==> flow/design.v (excerpt) <==
module mul_A (CLK, RESETn, a, b, y);
	parameter bw = 32;
	input [bw-1:0] a, b;
	input CLK;
	input RESETn;
	output [2*bw-1:0] y;
	reg [bw-1:0] a_pipe [bw-1:0];
	reg [bw-1:0] b_pipe [bw-1:0];
	reg [2*bw-1:0] partials [bw-1:0];
	genvar i, j;
	for(i=0; i<bw; i=i+1) begin : gen1
		always@(posedge CLK) begin
			if(!RESETn) begin
				a_pipe[i] <= 0;
				b_pipe[i] <= 0;
				partials[i] <= 0;
			end
			else begin
				if(i==0) begin
					a_pipe[i] <= a;
					b_pipe[i] <= b;
					partials[i] <=(a_pipe[i][i] ? b_pipe[i] << i : 0);
				end
				else begin
					a_pipe[i] <= a_pipe[i-1];
					b_pipe[i] <= b_pipe[i-1];
					partials[i] <=(a_pipe[i][i] ? b_pipe[i] << i : 0) + partials[i-1];
				end				
			end
		end
	end
	assign y = partials[bw-1];
endmodule
export LEC_CHECK = 0
export CAP_MARGIN = 20
export CORE_MARGIN = 2
export CORE_UTILIZATION = 72
export CTS_CLUSTER_SIZE = 20
export SLEW_MARGIN = 20
create_clock -name core_clock -period 2.88 [get_ports {CLK}]
run.sh (not shown) runs the stock make flow with config.mk's settings and CLKGATE_MAP_FILE=.
The baseline never finished: it broke off in 5_1_grt.
==> next run, changes <==
ABC_AREA = 1   (was unset)
CORE_ASPECT_RATIO = 1.28   (was unset)
CTS_CLUSTER_SIZE = 10   (was 20)
SETUP_SLACK_MARGIN = 0.29   (was unset)
clock period = 4.08 ns   (was 2.88 ns; I/O delays follow)
Now the flow went through all stages and came out clean.
Die area grows by 23%.
Area after synthesis climbs by 23%.
Synthesized cell count climbs by 86%.
==> next run, changes <==
ABC_AREA = unset   (was 1)
CORE_ASPECT_RATIO = unset   (was 1.28)
CORE_UTILIZATION = 68   (was 72)
CTS_CLUSTER_SIZE = 33   (was 10)
SETUP_SLACK_MARGIN = unset   (was 0.29)
TNS_END_PERCENT = 5   (was unset)
clock period = 2.96 ns   (was 4.08 ns; I/O delays follow)
Effect: Now the flow finished but fails on setup timing; core utilization went up by 3.1 points; critical path depth went up by 2; maximum frequency went down by 4.6%; first-iteration DRC count went down by 40%; total power went up by 42%; area after synthesis went down by 19%; global-route usage went down by 9.3 points; worst setup slack degrades by 1300 ps.
==> next run, changes <==
CORE_UTILIZATION = 72   (was 68)
CTS_CLUSTER_DIAMETER = 92   (was unset)
CTS_CLUSTER_SIZE = 20   (was 33)
SETUP_SLACK_MARGIN = 0.37   (was unset)
TNS_END_PERCENT = unset   (was 5)
clock period = 3.43 ns   (was 2.96 ns; I/O delays follow)
Effect:
- This time the run produced a clean layout
- routed wire length shrinks by 13%
- final area shrinks by 7.2%
- worst setup slack improved by 830 ps
- die size shrinks by about 5.5%
- sequential share of layout area grows by 3.0 points
- global-route usage shrinks by 2.0 points

* * *

Setup of fjord:
Starting RTL as in the previous note.
Settings: LEC_CHECK=0, CAP_MARGIN=20, CELL_PAD_IN_SITES_DETAIL_PLACEMENT=0, CELL_PAD_IN_SITES_GLOBAL_PLACEMENT=2, CORE_ASPECT_RATIO=0.6, CORE_MARGIN=2, CORE_UTILIZATION=40, CTS_CLUSTER_DIAMETER=27, GPL_ROUTABILITY_DRIVEN=0, MIN_ROUTING_LAYER=met2, SETUP_SLACK_MARGIN=1.49, SLEW_MARGIN=5; clock period 5.0 ns.
The following lists how maple was set up differently from fjord:
Settings: changing CORE_UTILIZATION from 40 to 70; removing MIN_ROUTING_LAYER (formerly met2); removing CORE_ASPECT_RATIO (formerly 0.6); removing CELL_PAD_IN_SITES_GLOBAL_PLACEMENT (formerly 2); removing CELL_PAD_IN_SITES_DETAIL_PLACEMENT (formerly 0); changing SLEW_MARGIN from 5 to 20; removing SETUP_SLACK_MARGIN (formerly 1.49); removing GPL_ROUTABILITY_DRIVEN (formerly 0); changing CTS_CLUSTER_DIAMETER from 27 to 92; setting CTS_CLUSTER_SIZE to 20 for the first time; changing the clock period (ns, I/O delays scaled along) from 5.0 to 2.88.
==> comparison <==
- Of fjord and maple, maple shows the higher proportion of cell area occupied by registers, with fjord below it.
- In the reports for fjord and maple, the larger via count belongs to fjord.
- When the final numbers for fjord and maple were put side by side, the post-route setup TNS turned out to be greater in fjord.
- Static leakage in maple is 1.3% below fjord.
- Compared with fjord, maple shows cell total after placement that has gone down by a few percent.
- On power, maple does worse than fjord.
- maple finished all stages; layout check result: FAIL, due to negative setup slack.
- Compared to fjord, the router laid down less metal wire for maple.
- maple — relative contribution of combinational cells to total power 0.6 points higher, fjord as reference
- Number of endpoints failing setup at the final stage: maple higher than fjord
- Summary of maple over fjord: horizontal extent of the die went down by 41%, setup slack now sits lower.
The inputs of quartz differ from those of maple as listed below.
Settings: swapping 70 for 40 in CORE_UTILIZATION; clearing CTS_CLUSTER_DIAMETER, which used to be 92; clearing CTS_CLUSTER_SIZE, which used to be 20; swapping 2.88 for 4.2 in the clock period (ns, I/O delays scaled along).
==> comparison <==
The final-report max-slew violation count on maple is in line with that on quartz. quartz finished every stage and its layout cleared the timing, DRC and antenna checks. Compared with maple, in quartz worst hold slack grew by 0.23 ns; required time of the worst setup path went up 1.33 ns. The number of sinks handled by clock tree synthesis of quartz and that of maple are within noise of each other. Across both runs, proportion of final cell area spent on non-clock buffers was lower for quartz than for maple. The start point of the critical path comes out a_pipe[27][27]$_SDFF_PN0_ in one run and a_pipe[18][18]$_SDFF_PN0_ in the other, namely in quartz and maple respectively. Delta (quartz minus maple): number of buffers inserted during clock tree synthesis picked up an extra 87%, number of inserted filler cells in the final layout picked up an extra 220%.
## Diff of input files: amber against quartz
Settings: CORE_UTILIZATION now 72, was 40; SETUP_SLACK_MARGIN now 0.13, previously not set; CTS_CLUSTER_SIZE now 10, previously not set; ABC_AREA now 1, previously not set; the clock period (ns, I/O delays scaled along) now 1.45, was 4.2.
Findings:
Status | amber and quartz | clean except amber
As the logs show, amber stopped at global routing (5_1_grt) after a tool error, so it never reached the end of the flow.
For standard cell area after detailed placement, dividing the value from amber by the value from quartz gives 1.5.
Yosys cell count (lower): quartz
Looking at synthesized instance count, amber sits about 90% above quartz.
### amber -> pepper
Settings: swapping 10 for 40 in CTS_CLUSTER_SIZE; clearing ABC_AREA, which used to be 1; putting PLACE_DENSITY at 0.41 where nothing was set; swapping 0.13 for 0.97 in SETUP_SLACK_MARGIN; swapping 1.45 for 3.64 in the clock period (ns, I/O delays scaled along).
==> results <==
No final results exist for pepper, since it was stopped by error ODB-0269 during global routing (5_1_grt).
[pepper] number of hold-repair buffers added at the cts stage fell 65 relative to amber
Area after synthesis (pepper vs. amber) decreases by more than 10%
pepper vs. amber: number of cell rows moved down, adder-cell share of the synthesized area moved up, number of standard cells after synthesis moved down.
The run showing the greater unique cell type count in the Yosys netlist is pepper.
Looking at area of the die, pepper sits 19% lower than amber does.
Relative to amber, simple-gate portion of the synthesized area decreased by 8.6 points in pepper.
In pepper the core area turned out 19% lower than in amber.
Instance area at placement came out lower on pepper than on amber.
What garnet does differently from pepper at the input level:
Settings: CTS_CLUSTER_SIZE no longer set, was 40; PLACE_DENSITY no longer set, was 0.41; SETUP_SLACK_MARGIN no longer set, was 0.97; ABC_AREA now 1, previously not set; the clock period (ns, I/O delays scaled along) now 1.45, was 3.64.
--- outcome ---
- Summary of garnet over pepper: average cell area after synthesis fell by 34%, post-synthesis instance area rose by 0.031 sq mm, number of library cell types mapped by synthesis fell by 67%.
- [compare] base=pepper new=garnet: die area increased 23%; sequential fraction of the synthesis area moved down.
- garnet ended up with a lower synthesized-area fraction occupied by ao, oa, aoi and oai cells than pepper did.
- Of garnet and pepper, it is garnet that has the higher standard cell area after detailed placement.
- Cell row count in garnet vs pepper: up 18
- garnet: die height higher than pepper
- garnet did not make it past clock tree synthesis (4_1_cts), where a tool error ended it.
- Synthesized cell count in garnet vs pepper: up 86%

* * *

the reference run:
mul_A again, from the RTL that the note above started with.
clock: 3.15 ns
lec_check: 0
abc_area: 0
cap_margin: 20
cell_pad_in_sites_detail_placement: 0
cell_pad_in_sites_global_placement: 0
core_aspect_ratio: 1.81
core_margin: 2
core_utilization: 63
gpl_timing_driven: 1
max_routing_layer: met5
place_density: 0.57
setup_slack_margin: 0.52
slew_margin: 20
tns_end_percent: 50
Nothing crashed in the reference run and all stages finished; the problem is that the final layout failed, the offending checks being negative setup slack.
[inputs] the trial run vs the reference run
==> flow/config.mk <==
export PLATFORM = sky130hd
export DESIGN_NAME = mul_A
export DESIGN_NICKNAME = mul_A
export VERILOG_FILES = /design/flow/design.v
export SDC_FILE = /design/flow/constraint.sdc
export NUM_CORES = 4
export LEC_CHECK = 0
export CAP_MARGIN = 20
export CORE_MARGIN = 2
export CORE_UTILIZATION = 20
export SLEW_MARGIN = 20
==> flow/constraint.sdc <==
create_clock -name core_clock -period 4.2 [get_ports {CLK}]
set_input_delay 0.8400 -clock core_clock [delete_from_list [all_inputs] [get_ports {CLK}]]
set_output_delay 0.8400 -clock core_clock [all_outputs]
set_load 0.01 [all_outputs]
Findings:
The trial run: no failed stages, no open violations at the end. Relative to the reference run, the post-route fraction of the period consumed by the critical path of the trial run is lower by 21 points. Relative to the reference run, static leakage has decreased by 8.4% in the trial run. In the tables for the reference run and the trial run, sequential share of layout area reads lower with the reference run. The higher die size came out of the trial run. Against the reference run as the reference, the trial run delivers a higher arrival time of the worst setup path. Diff the reference run -> the trial run | number of global-route vias before repair | down by more than 10%. Core utilization: the trial run lower than the reference run. The reference run ended up with partials[13][43] as its capture point of the critical path; the trial run ended up with partials[26][56].
No activity file was given, so power comes from the tool's default toggle rates.
